## v10
// ntt_bfu
module ntt_bfu
(
    input                   clk,
    input                   rstn,
    input  [14-1:0] in1,
    input  [14-1:0] in2,
    input  [14-1:0] gamma,
    input                   op,
    output [14-1:0] out1,
    output [14-1:0] out2
);
Size: about 3,300 cells after synthesis, roughly 31,000 um^2 of cells after synthesis.
Settings: LEC_CHECK=0, ABC_AREA=1, CAP_MARGIN=20, CORE_MARGIN=2, CORE_UTILIZATION=72, CTS_CLUSTER_DIAMETER=400, CTS_CLUSTER_SIZE=98, PLACE_DENSITY=0.6, SLEW_MARGIN=20; clock period 3.56 ns.
run.sh (not shown) runs the stock make flow with config.mk's settings and CLKGATE_MAP_FILE=.
For v10, the flow was terminated by a tool error in 5_1_grt and produced no final design.
Input changes introduced in v55 (baseline for comparison: v10):
# v10
export LEC_CHECK = 0
export ABC_AREA = 1
export CAP_MARGIN = 20
export CORE_MARGIN = 2
export CORE_UTILIZATION = 72
export CTS_CLUSTER_DIAMETER = 400
export CTS_CLUSTER_SIZE = 98
export PLACE_DENSITY = 0.6
export SLEW_MARGIN = 20
create_clock -name core_clock -period 3.56 [get_ports {clk}]
# v55
export LEC_CHECK = 0
export CAP_MARGIN = 5
export CORE_MARGIN = 2
export CORE_UTILIZATION = 72
export CTS_CLUSTER_DIAMETER = 94
export PLACE_DENSITY = 0.6
export SLEW_MARGIN = 20
create_clock -name core_clock -period 5.59 [get_ports {clk}]
### Flow results
- Layout checks on v55: not met. Flow itself completed; violations: negative setup slack.
- Summary of the comparison: synthesized cell count is lower in v55, relative to v10.
- Changes observed in v55 relative to v10: summed instance area of the synthesized netlist decreased by 1000 um^2 relative to the old numbers; post-synthesis chip area from yosys decreased by about 3.3% relative to the old numbers; overall chip area decreased by 3.3% relative to the old numbers.
- For the post-synthesis average cell area, v55 came in 18% higher than v10 did.
- NOTE: die boundary height in v55 falls short of that of v10
The inputs of v26 differ from those of v55 as listed below.
# v55
export LEC_CHECK = 0
export CAP_MARGIN = 5
export CORE_MARGIN = 2
export CORE_UTILIZATION = 72
export CTS_CLUSTER_DIAMETER = 94
export PLACE_DENSITY = 0.6
export SLEW_MARGIN = 20
create_clock -name core_clock -period 5.59 [get_ports {clk}]
# v26
export LEC_CHECK = 0
export CAP_MARGIN = 20
export CORE_MARGIN = 2
export CORE_UTILIZATION = 40
export PLACE_DENSITY = 0.6
export SLEW_MARGIN = 20
create_clock -name core_clock -period 6.4 [get_ports {clk}]
Compare v26 and v55 | post-placement cell area lower: v26. Compared to v55, v26 shows a wider setup margin. Die: v26 bigger than v55. Length of the first detailed-routing pass in iterations for v26: 1 down relative to v55. Going from v55 to v26, the count of final setup violators was found to have gone down by 23. Of v26 and v55, only v55 fails to finish with a clean layout. Taking v55 over v26, the detailed-route wire length ratio works out to 1.2.


Setup of north:
ntt_bfu again, from the RTL that the note above started with.
## ntt_bfu
module ntt_bfu
(
    input                   clk,
    input                   rstn,
    input  [14-1:0] in1,
    input  [14-1:0] in2,
    input  [14-1:0] gamma,
    input                   op,
    output [14-1:0] out1,
    output [14-1:0] out2
);
make LEC_CHECK=0 CAP_MARGIN=40 CELL_PAD_IN_SITES_DETAIL_PLACEMENT=0 CORE_MARGIN=2 CORE_UTILIZATION=61 CTS_CLUSTER_DIAMETER=48 CTS_CLUSTER_SIZE=56 GPL_TIMING_DRIVEN=1 HOLD_SLACK_MARGIN=-0.05 MAX_ROUTING_LAYER=met4 PLACE_DENSITY_LB_ADDON=0.1 SETUP_SLACK_MARGIN=0.69 SLEW_MARGIN=20 TNS_END_PERCENT=40 finish   # period 2.38 ns
Status north: flow complete, layout not clean - setup timing
[inputs] south vs north
Settings: CORE_UTILIZATION: 61 -> 57; SETUP_SLACK_MARGIN: 0.69 -> 0.78; the clock period (ns, I/O delays scaled along): 2.38 -> 3.5.
### Flow results
- The non-clock buffer total of the final layout in south is 0.831 times that in north.
- What the final checks of south revealed, after a flow that finished every stage, was a layout that fails on setup timing.
- Register area: south vs north, no meaningful difference
- Summary of south over north: met2 routed wirelength decreased about 23%, final clock period utilization by the worst path decreased 77 points.
## Diff of input files: east against south
Settings: removing SETUP_SLACK_MARGIN (formerly 0.78); removing CTS_CLUSTER_SIZE (formerly 56); changing CORE_UTILIZATION from 57 to 72; removing PLACE_DENSITY_LB_ADDON (formerly 0.1); setting PLACE_DENSITY to 0.67 for the first time; changing CAP_MARGIN from 40 to 5; changing CTS_CLUSTER_DIAMETER from 48 to 167; changing the clock period (ns, I/O delays scaled along) from 3.5 to 4.99.
[summary]
- east: all stages done; final checks FAILED (setup timing).
- Looking at number of stages on the worst setup path, east sits 6 below south.
- Re total congestion overflow: no difference whatsoever between east and south.
- Combined flip-flop and latch cell area of east is on par with south.
- | critical path arrival | lower: east |
- ~same clock latency on the worst-skew pair in east and south
- east vs south, highest-delay cell along the critical path: sky130_fd_sc_hd__a21oi_2 vs sky130_fd_sc_hd__fa_1
Input changes introduced in west (baseline for comparison: east):
Settings: CTS_CLUSTER_SIZE now 56, previously not set; PLACE_DENSITY_LB_ADDON now 0.1, previously not set; CORE_UTILIZATION now 57, was 72; CAP_MARGIN now 40, was 5; SETUP_SLACK_MARGIN now 0.68, previously not set; CTS_CLUSTER_DIAMETER now 48, was 167; PLACE_DENSITY no longer set, was 0.67; the clock period (ns, I/O delays scaled along) now 2.38, was 4.99.
- west -> stages 100% | layout checks FAIL | setup timing
- west vs east: final setup slack of the worst path down in west
- Total detailed-routing wirelength in west is 10000 um lower than in east
- From east to west the numbers moved as follows: number of global-route vias before repair shows an increase of 126; required arrival time at the worst endpoint decreased 1100 ps.
- in -> out as the type of the worst setup path was reported by east, and reg -> reg by west.


== violet ==
Starting RTL as in the previous note.
clock: 5.82 ns
lec_check: 0
cap_margin: 0
cell_pad_in_sites_detail_placement: 0
core_margin: 2
core_utilization: 72
cts_cluster_diameter: 96
gpl_timing_driven: 1
hold_slack_margin: -0.05
max_routing_layer: met4
place_density: 0.65
setup_slack_margin: 0.62
slew_margin: 20
tns_end_percent: 80
violet finished all stages; layout check result: FAIL, due to setup timing.
What tundra does differently from violet at the input level:
Settings: a change of MAX_ROUTING_LAYER from met4 to met5; a change of SETUP_SLACK_MARGIN from 0.62 to -0.45; a change of CTS_CLUSTER_DIAMETER from 96 to 48; an added CORE_ASPECT_RATIO of 0.87; an added ABC_AREA of 1; a change of TNS_END_PERCENT from 80 to 40; a change of the clock period (ns, I/O delays scaled along) from 5.82 to 4.5.
- out1[8] as the last element of the critical path was reported by violet, and out2[4] by tundra.
- The highest routing layer actually used comes out met5 in one run and met4 in the other, namely in tundra and violet respectively.
- tundra completed end to end; final checks failed (setup timing).
- Delta (tundra minus violet): via count now sits higher, area overhead of the layout relative to synthesis now sits higher, initial antenna violation count now sits higher.
- Routed wire in tundra totals more than in violet.
- register to register as the type of the worst min-delay path was reported by violet, and primary input to asynchronous set/reset pin by tundra.
- Relative to violet, the final cell area reported for tundra is higher.


ntt_bfu again, from the RTL that the note above started with.
Settings: LEC_CHECK=0, CAP_MARGIN=40, CELL_PAD_IN_SITES_DETAIL_PLACEMENT=0, CORE_MARGIN=2, CORE_UTILIZATION=65, CTS_CLUSTER_DIAMETER=48, CTS_CLUSTER_SIZE=56, GPL_TIMING_DRIVEN=1, HOLD_SLACK_MARGIN=-0.05, MAX_ROUTING_LAYER=met4, PLACE_DENSITY_LB_ADDON=0.0, SETUP_SLACK_MARGIN=0.12, SLEW_MARGIN=20, TNS_END_PERCENT=40; clock period 3.5 ns.
The baseline finished with setup timing left.
Rerun with:
--- a/flow/config.mk
+++ b/flow/config.mk
@@ -8 +8,2 @@
-export CAP_MARGIN = 40
+export ABC_AREA = 1
+export CAP_MARGIN = 5
@@ -11,3 +12,2 @@
-export CORE_UTILIZATION = 65
-export CTS_CLUSTER_DIAMETER = 48
-export CTS_CLUSTER_SIZE = 56
+export CORE_UTILIZATION = 72
+export CTS_CLUSTER_DIAMETER = 167
@@ -17,2 +17,2 @@
-export PLACE_DENSITY_LB_ADDON = 0.0
-export SETUP_SLACK_MARGIN = 0.12
+export PLACE_DENSITY = 0.67
+export SETUP_SLACK_MARGIN = -0.16
@@ -20 +20 @@
-export TNS_END_PERCENT = 40
+export TNS_END_PERCENT = 75
==> flow/constraint.sdc (replaced) <==
create_clock -name core_clock -period 4.99 [get_ports {clk}]
set_input_delay 0.9980 -clock core_clock [delete_from_list [all_inputs] [get_ports {clk}]]
set_output_delay 0.9980 -clock core_clock [all_outputs]
set_load 0.01 [all_outputs]
What happened: The new run ran to the end with violations: setup timing; worst setup slack gets better by 1.6 ns; critical path depth goes up by 6; worst hold slack is better by 0.29 ns.
Rerun with:
==> flow/config.mk (replaced) <==
export PLATFORM = sky130hd
export DESIGN_NAME = ntt_bfu
export DESIGN_NICKNAME = ntt_bfu
export VERILOG_FILES = /design/flow/design.v
export SDC_FILE = /design/flow/constraint.sdc
export NUM_CORES = 4
export LEC_CHECK = 0
export CAP_MARGIN = 20
export CORE_MARGIN = 2
export CORE_UTILIZATION = 72
export PLACE_DENSITY_LB_ADDON = 0.05
export SETUP_SLACK_MARGIN = 1.66
export SLEW_MARGIN = 20
==> flow/constraint.sdc (replaced) <==
create_clock -name core_clock -period 5.59 [get_ports {clk}]
set_input_delay 1.1180 -clock core_clock [delete_from_list [all_inputs] [get_ports {clk}]]
set_output_delay 1.1180 -clock core_clock [all_outputs]
set_load 0.01 [all_outputs]
After rerunning: The changed run aborted during global routing (5_1_grt), error GRT-0232; synthesized area falls by 3.3%; die size falls by 3.3%; synthesized cell count falls by 18%.
Rerun with:
--- a/flow/config.mk
+++ b/flow/config.mk
@@ -10,3 +10,2 @@
-export CORE_UTILIZATION = 72
-export PLACE_DENSITY_LB_ADDON = 0.05
-export SETUP_SLACK_MARGIN = 1.66
+export CORE_UTILIZATION = 26
+export PLACE_DENSITY = 0.6
==> flow/constraint.sdc (replaced) <==
create_clock -name core_clock -period 9.51 [get_ports {clk}]
set_input_delay 1.9020 -clock core_clock [delete_from_list [all_inputs] [get_ports {clk}]]
set_output_delay 1.9020 -clock core_clock [all_outputs]
set_load 0.01 [all_outputs]
=> The new run completed with no timing, DRC or antenna violations; die area increases to 2.7 times its value; synthesized cell count is unchanged; area after synthesis stays the same.
Rerun with:
--- a/flow/config.mk
+++ b/flow/config.mk
@@ -10,2 +10,3 @@
-export CORE_UTILIZATION = 26
-export PLACE_DENSITY = 0.6
+export CORE_UTILIZATION = 72
+export CTS_CLUSTER_DIAMETER = 81
+export PLACE_DENSITY = 0.4
==> flow/constraint.sdc (replaced) <==
create_clock -name core_clock -period 5.59 [get_ports {clk}]
set_input_delay 1.1180 -clock core_clock [delete_from_list [all_inputs] [get_ports {clk}]]
set_output_delay 1.1180 -clock core_clock [all_outputs]
set_load 0.01 [all_outputs]
The new run produced a layout that fails on setup timing.
Clock-buffer cell count fell by 3.
Die area decreases by 63%.
Final area grows by 4.6%.
Worst setup slack is worse by 1.4 ns.
Wire length went up by 27%.
Worst hold slack gains 0.0044 ns.


Starting RTL as in the previous note.
==> flow/config.mk <==
export PLATFORM = sky130hd
export DESIGN_NAME = ntt_bfu
export DESIGN_NICKNAME = ntt_bfu
export VERILOG_FILES = /design/flow/design.v
export SDC_FILE = /design/flow/constraint.sdc
export NUM_CORES = 4
export LEC_CHECK = 0
export CAP_MARGIN = 20
export CELL_PAD_IN_SITES_GLOBAL_PLACEMENT = 2
export CORE_ASPECT_RATIO = 0.71
export CORE_MARGIN = 2
export CORE_UTILIZATION = 40
export CTS_CLUSTER_SIZE = 47
export GPL_ROUTABILITY_DRIVEN = 0
export PLACE_DENSITY = 0.6
export SLEW_MARGIN = 20
export TNS_END_PERCENT = 75
==> flow/constraint.sdc <==
create_clock -name core_clock -period 10.7 [get_ports {clk}]
set_input_delay 2.1400 -clock core_clock [delete_from_list [all_inputs] [get_ports {clk}]]
set_output_delay 2.1400 -clock core_clock [all_outputs]
set_load 0.01 [all_outputs]
==> next run, changes <==
==> flow/config.mk (replaced) <==
export PLATFORM = sky130hd
export DESIGN_NAME = ntt_bfu
export DESIGN_NICKNAME = ntt_bfu
export VERILOG_FILES = /design/flow/design.v
export SDC_FILE = /design/flow/constraint.sdc
export NUM_CORES = 4
export LEC_CHECK = 0
export CAP_MARGIN = 20
export CORE_MARGIN = 2
export CORE_UTILIZATION = 66
export PLACE_DENSITY = 0.6
export SLEW_MARGIN = 20
==> flow/constraint.sdc (replaced) <==
create_clock -name core_clock -period 5.59 [get_ports {clk}]
set_input_delay 1.1180 -clock core_clock [delete_from_list [all_inputs] [get_ports {clk}]]
set_output_delay 1.1180 -clock core_clock [all_outputs]
set_load 0.01 [all_outputs]
Outcome: Now the flow produced a layout that fails on negative setup slack; first-iteration DRC count goes up by 33%; synthesized area does not change; register-to-register slack gets worse by 3700 ps; die size goes down by 39%; synthesized cell count stays the same; cell area goes up by about 6.4%; worst hold slack gets better by 28 ps; wire length goes up by about 7%.
==> next run, changes <==
--- a/flow/config.mk
+++ b/flow/config.mk
@@ -9,4 +9,4 @@
 export CORE_MARGIN = 2
-export CORE_UTILIZATION = 66
-export PLACE_DENSITY = 0.6
+export CORE_UTILIZATION = 72
+export SETUP_SLACK_MARGIN = -0.39
 export SLEW_MARGIN = 20
==> flow/constraint.sdc (replaced) <==
create_clock -name core_clock -period 5.89 [get_ports {clk}]
set_input_delay 1.1780 -clock core_clock [delete_from_list [all_inputs] [get_ports {clk}]]
set_output_delay 1.1780 -clock core_clock [all_outputs]
set_load 0.01 [all_outputs]
What happened:
- The changed run completed and failed the layout checks on negative setup slack
- via count rose slightly
- routed wire length came out higher slightly
- synthesized area is unchanged
- critical path depth went down by 4
- die size fell by a little under a tenth
- sequential share of layout area grows by 1.4 points
- setup slack gets worse by 360 ps
- final cell count goes down by a few percent
- sequential cell count does not change


Starting RTL as in the previous note.
Design ntt_bfu, start of the top module:
module ntt_bfu
(
    input                   clk,
    input                   rstn,
    input  [14-1:0] in1,
    input  [14-1:0] in2,
    input  [14-1:0] gamma,
    input                   op,
    output [14-1:0] out1,
    output [14-1:0] out2
);
clock: 4.99 ns
lec_check: 0
abc_area: 0
cap_margin: 5
cell_pad_in_sites_detail_placement: 0
core_margin: 2
core_utilization: 72
cts_cluster_diameter: 167
gpl_timing_driven: 1
hold_slack_margin: -0.05
max_routing_layer: met4
place_density: 0.67
setup_slack_margin: 1.42
slew_margin: 20
tns_end_percent: 75
The first run failed in global routing (5_1_grt) with GRT-0232.
Edit:
- ABC_AREA: 0 -> unset
- CAP_MARGIN: 5 -> 10
- CELL_PAD_IN_SITES_DETAIL_PLACEMENT: 0 -> 1
- CELL_PAD_IN_SITES_GLOBAL_PLACEMENT: unset -> 3
- CORE_UTILIZATION: 72 -> 27
- CTS_CLUSTER_DIAMETER: 167 -> 48
- CTS_CLUSTER_SIZE: unset -> 90
- GPL_TIMING_DRIVEN: 1 -> 0
- MIN_ROUTING_LAYER: unset -> met2
- PLACE_DENSITY: 0.67 -> unset
- PLACE_DENSITY_LB_ADDON: unset -> 0.1
- SETUP_SLACK_MARGIN: 1.42 -> 0.1
- SLEW_MARGIN: 20 -> 0
- TNS_END_PERCENT: 75 -> 40
Outcome: The new run ran to the end with violations: negative setup slack; die size rose to 2.6 times its value; area after synthesis is unchanged; synthesized cell count is unchanged.
Edit:
- CAP_MARGIN: 10 -> 40
- CELL_PAD_IN_SITES_DETAIL_PLACEMENT: 1 -> 0
- CELL_PAD_IN_SITES_GLOBAL_PLACEMENT: 3 -> unset
- CORE_UTILIZATION: 27 -> 70
- CTS_CLUSTER_SIZE: 90 -> 56
- GPL_TIMING_DRIVEN: 0 -> 1
- MIN_ROUTING_LAYER: met2 -> unset
- PLACE_DENSITY_LB_ADDON: 0.1 -> 0.0
- SLEW_MARGIN: 0 -> 20
- clock period: 4.99 -> 3.5 ns (I/O delays scaled with it)
With this change the flow did not get past global routing (5_1_grt) (GRT-0232).
Area after synthesis stays the same.
Die size shrinks by well over a third.
Synthesized cell count stays the same.
Edit:
- CAP_MARGIN: 40 -> 20
- CELL_PAD_IN_SITES_DETAIL_PLACEMENT: 0 -> unset
- CORE_UTILIZATION: 70 -> 40
- CTS_CLUSTER_DIAMETER: 48 -> unset
- CTS_CLUSTER_SIZE: 56 -> unset
- GPL_TIMING_DRIVEN: 1 -> unset
- HOLD_SLACK_MARGIN: -0.05 -> unset
- MAX_ROUTING_LAYER: met4 -> unset
- PLACE_DENSITY: unset -> 0.6
- PLACE_DENSITY_LB_ADDON: 0.0 -> unset
- SETUP_SLACK_MARGIN: 0.1 -> unset
- TNS_END_PERCENT: 40 -> unset
- clock period: 3.5 -> 6.5 ns (I/O delays scaled with it)
What happened: The new run passed the timing, design-rule and antenna checks. Die size rose by 73%. Area after synthesis does not change. Synthesized cell count does not change.
